## rev 12
==> flow/design.v <==
module decode(
	clk		,
	rst_n		,
	data_in	,
	data_out	
	);
	input clk;
	input rst_n;
	input [1:0] data_in;	 
	output reg data_out;
	wire [1:0] dis_00,dis_01,dis_10,dis_11;
	wire [31:0] add_1,add_2,add_3,add_4,add_5,add_6,add_7,add_8;
	reg [9:0]	path_s0,path_s1,path_s2,path_s3;   
	reg [31:0]	dis_s0,dis_s1,dis_s2,dis_s3;
	reg [19:0]count_clear;
	assign dis_00=data_in[1]+data_in[0];
	assign dis_01=data_in[1]+(data_in[0]^1'b1);
	assign dis_10=(data_in[1]^1'b1)+data_in[0];
	assign dis_11=(data_in[1]^1'b1)+(data_in[0]^1'b1);
	always @(posedge clk or negedge rst_n)
		if (rst_n==1'b0)
			count_clear<=20'b0;
		else if (count_clear>=20'd50000)
			count_clear<=20'b0;
		else
			count_clear<=count_clear+1'b1;
	assign add_1=dis_00+dis_s0;  
	assign add_2=dis_11+dis_s2;
	always @(posedge clk or negedge rst_n)
	begin
		if (rst_n==1'b0) 
			begin
				path_s0=10'b0;
				dis_s0=32'b0;
			end
		else if (count_clear==20'd50000)
			begin
				path_s0=10'b0;
				dis_s0=32'b0;
			end
		else if (add_1<=add_2)
			begin
				path_s0<={path_s0[8:0],1'b0};
				dis_s0<=add_1;
			end
		else 
			begin
				path_s0<={path_s2[8:0],1'b0};
				dis_s0<=add_2;
			end
	end
	assign add_3=dis_11+dis_s0;
	assign add_4=dis_00+dis_s2;
	always @(posedge clk or negedge rst_n)
	begin
		if (rst_n==1'b0) 
			begin
				path_s1=10'b0;
				dis_s1=32'b0;
			end
		else if (count_clear==20'd50000)
			begin
				path_s1=10'b0;
				dis_s1=32'b0;
			end
		else if (add_3<=add_4)
			begin
				path_s1<={path_s0[8:0],1'b1};
				dis_s1<=add_3;
			end
		else 
			begin
				path_s1<={path_s2[8:0],1'b1};
				dis_s1<=add_4;
			end
	end
	assign add_5=dis_01+dis_s1;
	assign add_6=dis_10+dis_s3;
	always @(posedge clk or negedge rst_n)
	begin
		if (rst_n==1'b0)
			begin
				path_s2=10'b0;
				dis_s2=32'b0;
			end
		else if (count_clear==20'd50000)
			begin
				path_s2=10'b0;
				dis_s2=32'b0;
			end
		else if (add_5<=add_6)
			begin
				path_s2<={path_s1[8:0],1'b0};
				dis_s2<=add_5;
			end
		else 
			begin
				path_s2<={path_s3[8:0],1'b0};
				dis_s2<=add_6;
			end
	end
	assign add_7=dis_10+dis_s1;
	assign add_8=dis_01+dis_s3;
	always @(posedge clk or negedge rst_n)
	begin
		if (rst_n==1'b0)
			begin
				path_s3=10'b0;
				dis_s3=32'b0;
			end
		else if (count_clear==20'd50000)
			begin
				path_s3=10'b0;
				dis_s3=32'b0;
			end
		else if (add_7<add_8)
			begin
				path_s3<={path_s1[8:0],1'b1};
				dis_s3<=add_7;
			end
		else 
			begin
				path_s3<={path_s3[8:0],1'b1};
				dis_s3<=add_8;
			end
	end
	always @(*)
	begin
		if ((dis_s0<=dis_s1)&&(dis_s0<=dis_s2)&&(dis_s0<=dis_s3))
			data_out<=path_s0[9];
		else if ((dis_s1<=dis_s0)&&(dis_s1<=dis_s2)&&(dis_s1<=dis_s3))
			data_out<=path_s1[9];
		else if ((dis_s2<=dis_s0)&&(dis_s2<=dis_s1)&&(dis_s2<=dis_s3))
			data_out<=path_s2[9];
		else  data_out<=path_s3[9];
	end
endmodule
==> flow/config.mk <==
export PLATFORM = sky130hd
export DESIGN_NAME = decode
export DESIGN_NICKNAME = decode
export VERILOG_FILES = /design/flow/design.v
export SDC_FILE = /design/flow/constraint.sdc
export NUM_CORES = 4
export LEC_CHECK = 0
export CAP_MARGIN = 30
export CELL_PAD_IN_SITES_DETAIL_PLACEMENT = 1
export CELL_PAD_IN_SITES_GLOBAL_PLACEMENT = 3
export CORE_ASPECT_RATIO = 0.71
export CORE_MARGIN = 7
export CORE_UTILIZATION = 29
export CTS_CLUSTER_DIAMETER = 62
export GPL_TIMING_DRIVEN = 0
export PLACE_DENSITY_LB_ADDON = 0.15
export SETUP_SLACK_MARGIN = -0.38
export SLEW_MARGIN = 5
==> flow/constraint.sdc <==
create_clock -name core_clock -period 5.18 [get_ports {clk}]
set_input_delay 1.0360 -clock core_clock [delete_from_list [all_inputs] [get_ports {clk}]]
set_output_delay 1.0360 -clock core_clock [all_outputs]
set_load 0.01 [all_outputs]
run.sh (not shown) runs the stock make flow with config.mk's settings and CLKGATE_MAP_FILE=.
Rev 12 completed end to end; final checks failed (setup timing).
## Diff of input files: rev 13 against rev 12
- PLACE_DENSITY now 0.6, previously not set
- GPL_TIMING_DRIVEN no longer set, was 0
- SLEW_MARGIN now 20, was 5
- CELL_PAD_IN_SITES_DETAIL_PLACEMENT no longer set, was 1
- CORE_UTILIZATION now 40, was 29
- CORE_MARGIN now 2, was 7
- CAP_MARGIN now 20, was 30
- PLACE_DENSITY_LB_ADDON no longer set, was 0.15
- CORE_ASPECT_RATIO no longer set, was 0.71
- CTS_CLUSTER_SIZE now 98, previously not set
- CTS_CLUSTER_DIAMETER now 339, was 62
- SETUP_SLACK_MARGIN no longer set, was -0.38
- the clock period (ns, I/O delays scaled along) now 6.0, was 5.18
--- outcome ---
- Rev 13 finished end to end and its layout was clean on timing, DRC and antenna.
- Instance count after placement with tap cells included, rev 12 and rev 13, higher one = rev 12.
- Iteration count of the initial detailed-routing pass: rev 13 vs rev 12 up 1
- Rev 13 vs rev 12, data-path buffer share of cell area in the final layout went up by 2.5 points.
- Higher global-route usage over all layers was reported by rev 13, not rev 12.
- Delta (rev 13 minus rev 12): setup slack increased 0.47 ns, total number of nets in the final design shows an increase of 43.
- On multi-input gate share of total cell area, the lower figure sits with rev 13, not rev 12.
- Total of endpoints with negative setup slack in the final report was lower in rev 13 than in rev 12.

---

== oak ==
// decode: RTL as listed in full above, without the edits since
Settings: LEC_CHECK=0, CAP_MARGIN=35, CELL_PAD_IN_SITES_GLOBAL_PLACEMENT=3, CORE_MARGIN=10, CORE_UTILIZATION=40, CTS_CLUSTER_DIAMETER=339, CTS_CLUSTER_SIZE=98, PLACE_DENSITY=0.41, SLEW_MARGIN=20; clock period 6.0 ns.
oak ended with every stage complete and zero timing, DRC or antenna violations.
The following lists how pine was set up differently from oak:
Settings: CTS_CLUSTER_DIAMETER now 397, was 339; PLACE_DENSITY now 0.6, was 0.41; CELL_PAD_IN_SITES_GLOBAL_PLACEMENT no longer set, was 3; CAP_MARGIN now 20, was 35; CORE_MARGIN now 2, was 10; CORE_UTILIZATION now 59, was 40.
==> comparison <==
From pine to oak, number of antenna-violating nets in the routed design did not move at all. Comparing oak against pine, there is no change at all in flop count. When pine is measured against oak, its non-clock buffer count turns out 21% lower. pine ends up with lower width of the die than oak does.
[inputs] birch vs pine
Settings: CELL_PAD_IN_SITES_GLOBAL_PLACEMENT: unset -> 1; PLACE_DENSITY: 0.6 -> 0.82; CORE_UTILIZATION: 59 -> 40; CORE_ASPECT_RATIO: unset -> 0.5; CTS_CLUSTER_DIAMETER: 397 -> 339.
Findings:
- Compared with pine, birch shows delay of the slowest cell on the worst path higher by 0.07 ns.
- The higher met2 demand-to-capacity share in global routing came out of pine.
- When the final numbers for pine and birch were put side by side, the maximum frequency turned out to be smaller in birch.
- For the final critical delay including setup and external delays, birch came in 0.026 ns higher than pine did.
- HPWL after detailed placement was lower in pine than in birch.
Input-level comparison between maple and birch:
Settings: HOLD_SLACK_MARGIN: unset -> 0.18; CORE_MARGIN: 2 -> 7; CELL_PAD_IN_SITES_GLOBAL_PLACEMENT: 1 -> unset; PLACE_DENSITY: 0.82 -> unset; CTS_CLUSTER_SIZE: 98 -> unset; CTS_CLUSTER_DIAMETER: 339 -> 195; CORE_ASPECT_RATIO: 0.5 -> unset.
Notes after the runs:
The higher final instance count without filler cells came out of birch.
birch and maple ended up with roughly the same synthesized cell count.
Comparing birch and maple, the higher length of routed met2 wiring was measured on maple.
